==> 04-22 <==
==> flow/design.v <==
`timescale 1ns / 1ps
module compff2(ce,clk,x1,img1,x2,img2,y1,img3,y2,img4);
input ce,clk;
input signed [15:0] x1,img1,x2,img2;
output reg signed [15:0] y1,img3,y2,img4;
always @(posedge clk)
begin
y1 <= x1+x2;
img3 <= img1+ img2 ;
y2 <= x1-x2;
img4 <= img1 - img2;
end
endmodule
`timescale 1ns / 1ps
module compff4(ce,clk,xa1,imga1,xa2,imga2,xa3,imga3,xa4,imga4,yb1,imgb1,yb2,imgb2,yb3,imgb3,yb4,imgb4);
input ce,clk;
input signed[15:0] xa1,imga1,xa2,imga2,xa3,imga3,xa4,imga4;
output reg signed [15:0]yb1,imgb1,yb2,imgb2,yb3,imgb3,yb4,imgb4;
wire signed [15:0] yc1,imgc1,yc2,imgc2,yc3,imgc3,yc4,imgc4;
compff2 a0(ce,clk,xa1,imga1,xa3,imga3,yc1,imgc1,yc2,imgc2);
compff2 a1(ce,clk,xa2,imga2,xa4,imga4,yc3,imgc3,yc4,imgc4);
always @(posedge clk)
begin 
yb1 <= yc1 + yc3;
imgb1 <= imgc1 + imgc3;
yb2 <= yc2 + imgc4;
imgb2 <=  imgc2 - yc4 ;
yb3 <= yc1 - yc3;
imgb3 <= imgc1 - imgc3;
yb4 <= yc2 - imgc4;
imgb4 <= imgc2 +  yc4 ;
end
endmodule
`timescale 1ns / 1ps
module compff8(ce,clk,xg1,imgg1,xg2,imgg2,xg3,imgg3,xg4,imgg4,xg5,imgg5,xg6,imgg6,xg7,imgg7,xg8,imgg8,yh1,imgh1,yh2,imgh2,yh3,imgh3,yh4,imgh4,yh5,imgh5,yh6,imgh6,yh7,imgh7,yh8,imgh8);
input ce,clk;
input signed[15:0] xg1,imgg1,xg2,imgg2,xg3,imgg3,xg4,imgg4,xg5,imgg5,xg6,imgg6,xg7,imgg7,xg8,imgg8;
output reg signed[15:0] yh1,imgh1,yh2,imgh2,yh3,imgh3,yh4,imgh4,yh5,imgh5,yh6,imgh6,yh7,imgh7,yh8,imgh8;
wire signed [15:0] ya[7:0],imga[7:0];
compff4 b1(ce,clk,xg1,imgg1,xg3,imgg3,xg5,imgg5,xg7,imgg7,ya[0],imga[0],ya[1],imga[1],ya[2],imga[2],ya[3],imga[3]);
compff4 b2(ce,clk,xg2,imgg2,xg4,imgg4,xg6,imgg6,xg8,imgg8,ya[4],imga[4],ya[5],imga[5],ya[6],imga[6],ya[7],imga[7]);
function signed [15:0] m707;
input signed [15:0] s;
reg signed [31:0] p;
begin
p = s * 32'sd23167 + 32'sd16384;
m707 = p[30:15];
end
endfunction
always @(posedge clk)                
begin
yh1 <= ya[0] + ya[4]  ;
imgh1 <= imga[0] + imga[4] ;
yh2 <= ya[1]+ m707(ya[5] + imga[5]) ;
imgh2 <= imga[1]+ m707(imga[5] - ya[5]) ;
yh3 <= ya[2] + imga[6];
imgh3 <= imga[2] - ya[6];
yh4 <= ya[3] + m707(imga[7] - ya[7]);
imgh4 <= imga[3] - m707(ya[7] + imga[7]);
yh5 <= ya[0] - ya[4];
imgh5 <= imga[0] - imga[4];
yh6 <= ya[1] - m707(ya[5] + imga[5]);
imgh6 <= imga[1] + m707( ya[5] - imga[5]);
yh7 <= ya[2] - imga[6];
imgh7 <= imga[2] + ya[6];
yh8 <= ya[3] + m707(ya[7] - imga[7]);
imgh8 <= imga[3] + m707(ya[7] + imga[7]);
end
endmodule
==> flow/run.sh <==
#!/bin/bash
# the make line also repeats each setting of config.mk as NAME=value (left out here)
make -C /OpenROAD-flow-scripts/flow DESIGN_CONFIG=/design/flow/config.mk WORK_HOME=/design/flow/orfs CLKGATE_MAP_FILE= finish
==> flow/config.mk <==
export PLATFORM = sky130hd
export DESIGN_NAME = compff8
export DESIGN_NICKNAME = compff8
export VERILOG_FILES = /design/flow/design.v
export SDC_FILE = /design/flow/constraint.sdc
export NUM_CORES = 4
export LEC_CHECK = 0
export ABC_AREA = 0
export CAP_MARGIN = 20
export CELL_PAD_IN_SITES_DETAIL_PLACEMENT = 2
export CELL_PAD_IN_SITES_GLOBAL_PLACEMENT = 3
export CORE_MARGIN = 8
export CORE_UTILIZATION = 66
export CTS_CLUSTER_DIAMETER = 156
export CTS_CLUSTER_SIZE = 13
export GPL_ROUTABILITY_DRIVEN = 0
export MIN_ROUTING_LAYER = met2
export PLACE_DENSITY_LB_ADDON = 0.0
export SLEW_MARGIN = 35
export TNS_END_PERCENT = 80
==> flow/constraint.sdc <==
create_clock -name core_clock -period 15.5 [get_ports {clk}]
set_input_delay 3.1000 -clock core_clock [delete_from_list [all_inputs] [get_ports {clk}]]
set_output_delay 3.1000 -clock core_clock [all_outputs]
set_load 0.01 [all_outputs]
==> 12-18: changes against 04-22 <==
==> flow/config.mk (replaced) <==
export PLATFORM = sky130hd
export DESIGN_NAME = compff8
export DESIGN_NICKNAME = compff8
export VERILOG_FILES = /design/flow/design.v
export SDC_FILE = /design/flow/constraint.sdc
export NUM_CORES = 4
export LEC_CHECK = 0
export CAP_MARGIN = 20
export CORE_MARGIN = 2
export CORE_UTILIZATION = 65
export SLEW_MARGIN = 20
==> flow/constraint.sdc (replaced) <==
create_clock -name core_clock -period 9.0 [get_ports {clk}]
set_input_delay 1.8000 -clock core_clock [delete_from_list [all_inputs] [get_ports {clk}]]
set_output_delay 1.8000 -clock core_clock [all_outputs]
set_load 0.01 [all_outputs]
==> impl_metrics.env <==
# yosys + openroad results
export IMPL_status="aborted with a tool error"
export IMPL_stop_stage="3_1_place_gp_skip_io"
export IMPL_error_line="[ERROR FLW-0024] Place density exceeds 1.0 (current PLACE_DENSITY_LB_ADDON =  0.0). Please check if the value of  PLACE_DENSITY_LB_ADDON is between 0 and 0.99."
export IMPL_fp_nets=11710
export IMPL_simple_gate_share_pct=8.729
export IMPL_ff_type="dfxtp_1"
export IMPL_die_height_um=370.1
export IMPL_chipArea_mm2=0.1370
export IMPL_core_mm2=0.1251
export IMPL_yosysUniqueCellTypes=89
export IMPL_synthArstFlopShare_pct=0
export IMPL_initCoreUtil_pct=66.17
export IMPL_ys_area_mm2=0.08276
export IMPL_synth_flops=746
export IMPL_die_w_um=370.1
export IMPL_ys_seq_share_pct=18.04
export IMPL_syn_instance_count=9194
export IMPL_syn_area_per_cell_um2=9.002
-- figures above: 04-22

==> impl_metrics.env <==
# yosys + openroad results
export IMPL_initCoreUtil_pct=65.65
export IMPL_die_height_um=360.8
export IMPL_syn_area_per_cell_um2=9.002
export IMPL_fp_nets=11710
export IMPL_violations="negative setup slack"
export IMPL_ff_type="dfxtp_1"
export IMPL_die_w_um=360.8
export IMPL_synth_flops=746
export IMPL_core_mm2=0.1261
export IMPL_setup_slack_ns=-0.7873
export IMPL_finalSetupViolCount=42
export IMPL_status="complete, but fails checks"
-- figures above: 12-18



==> run K <==
// compff8: RTL as listed in full above, without the edits since
clock: 11.2 ns
lec_check: 0
cap_margin: 20
core_margin: 2
core_utilization: 62
slew_margin: 20
run.sh (not shown) runs the stock make flow with config.mk's settings and CLKGATE_MAP_FILE=.
==> run D (differences from run K) <==
- CORE_UTILIZATION: 62 -> 70
- CTS_CLUSTER_SIZE: unset -> 55
- HOLD_SLACK_MARGIN: unset -> 0.3
- SETUP_SLACK_MARGIN: unset -> -0.61
==> flow/constraint.sdc (replaced) <==
create_clock -name core_clock -period 9.03 [get_ports {clk}]
set_input_delay 1.8060 -clock core_clock [delete_from_list [all_inputs] [get_ports {clk}]]
set_output_delay 1.8060 -clock core_clock [all_outputs]
set_load 0.01 [all_outputs]
==> results.tsv <==
metric	value	unit
Worst setup startpoint	b2.imgb2[1]	
CP Data Arrival Time	11280	ps
Post-Route WL	223	mm
outcome	complete, no violations	
Total GRT Usage	0.328	
Final Setup Violations	0	
Final #Nets	12300	
Crit path required time	11790	ps
Max Fclk	0.0936	GHz
Fin Hold WS	633	ps
Endpoint, Worst Hold	b2.yb3[1]	
(the above is from run K)
==> results.tsv <==
metric	value	unit
Worst setup startpoint	b2.yb2[1]	
SO Viols	antenna rules, setup timing	
Final Setup Violations	58	
outcome	finished with violations	
setup slack after layout	-870	ps
Final ANT Viol Nets	1	
Crit path required time	9620	ps
Post-Route WL	264	mm
(the above is from run D)


==> inputs of v34 <==
// compff8: RTL as listed in full above, without the edits since
clock: 10.2 ns
lec_check: 0
cap_margin: 5
core_margin: 2
core_utilization: 72
cts_cluster_diameter: 326
cts_cluster_size: 24
place_density: 0.65
setup_slack_margin: 1.47
slew_margin: 20
==> inputs of v13, as changes to v34 <==
Settings changed: CAP_MARGIN 5 to 20, CORE_UTILIZATION 72 to 40, CTS_CLUSTER_DIAMETER 326 to not set, CTS_CLUSTER_SIZE 24 to not set, PLACE_DENSITY 0.65 to not set, SETUP_SLACK_MARGIN 1.47 to not set.
==> flow/constraint.sdc (replaced) <==
create_clock -name core_clock -period 12.0 [get_ports {clk}]
set_input_delay 2.4000 -clock core_clock [delete_from_list [all_inputs] [get_ports {clk}]]
set_output_delay 2.4000 -clock core_clock [all_outputs]
set_load 0.01 [all_outputs]
==> inputs of v39, as changes to v34 <==
Settings changed: ABC_AREA set to 1, CAP_MARGIN 5 to 20, CTS_CLUSTER_DIAMETER 326 to 98, CTS_CLUSTER_SIZE 24 to not set, PLACE_DENSITY 0.65 to not set, SETUP_SLACK_MARGIN 1.47 to not set.
==> flow/constraint.sdc (replaced) <==
create_clock -name core_clock -period 8.24 [get_ports {clk}]
set_input_delay 1.6480 -clock core_clock [delete_from_list [all_inputs] [get_ports {clk}]]
set_output_delay 1.6480 -clock core_clock [all_outputs]
set_load 0.01 [all_outputs]
==> comparison table <==
Result of the run: v34 stopped before the end; v39 complete, but fails checks; v13 complete, no violations
Failing step: v34 global routing; v39 -; v13 -
Reasons for failing layout checks: v34 -; v39 setup timing; v13 -
Final worst path period need: v34 -; v39 8.46 ns; v13 11.01 ns
Combinational gate area: v34 -; v39 67400 um^2; v13 59400 um^2
XOR/XNOR Fraction of Synth Area: v34 9.36%; v39 8.79%; v13 9.36%
Cell count in the Yosys report: v34 9194; v39 11800; v13 9194
Cell depth of the worst hold path: v34 -; v39 3; v13 2
Portion of the layout cell area used by clock cells: v34 -; v39 2.74%; v13 3.46%
Number of fill cells in the layout: v34 -; v39 7303; v13 19700
M1 wire length: v34 -; v39 112000 um; v13 111000 um
Die Y-Extent: v34 343 um; v39 360 um; v13 459 um
Buffers & Inverters on Critical Path: v34 -; v39 8; v13 5
Area-dominant cell class after layout: v34 -; v39 multi-input combinational cells; v13 multi-input combinational cells
CP Class: v34 -; v39 reg -> reg; v13 reg -> reg
ANT cells: v34 -; v39 18; v13 25
Well Taps: v34 -; v39 1650; v13 2688
Total number of sequential cells: v34 -; v39 746; v13 746
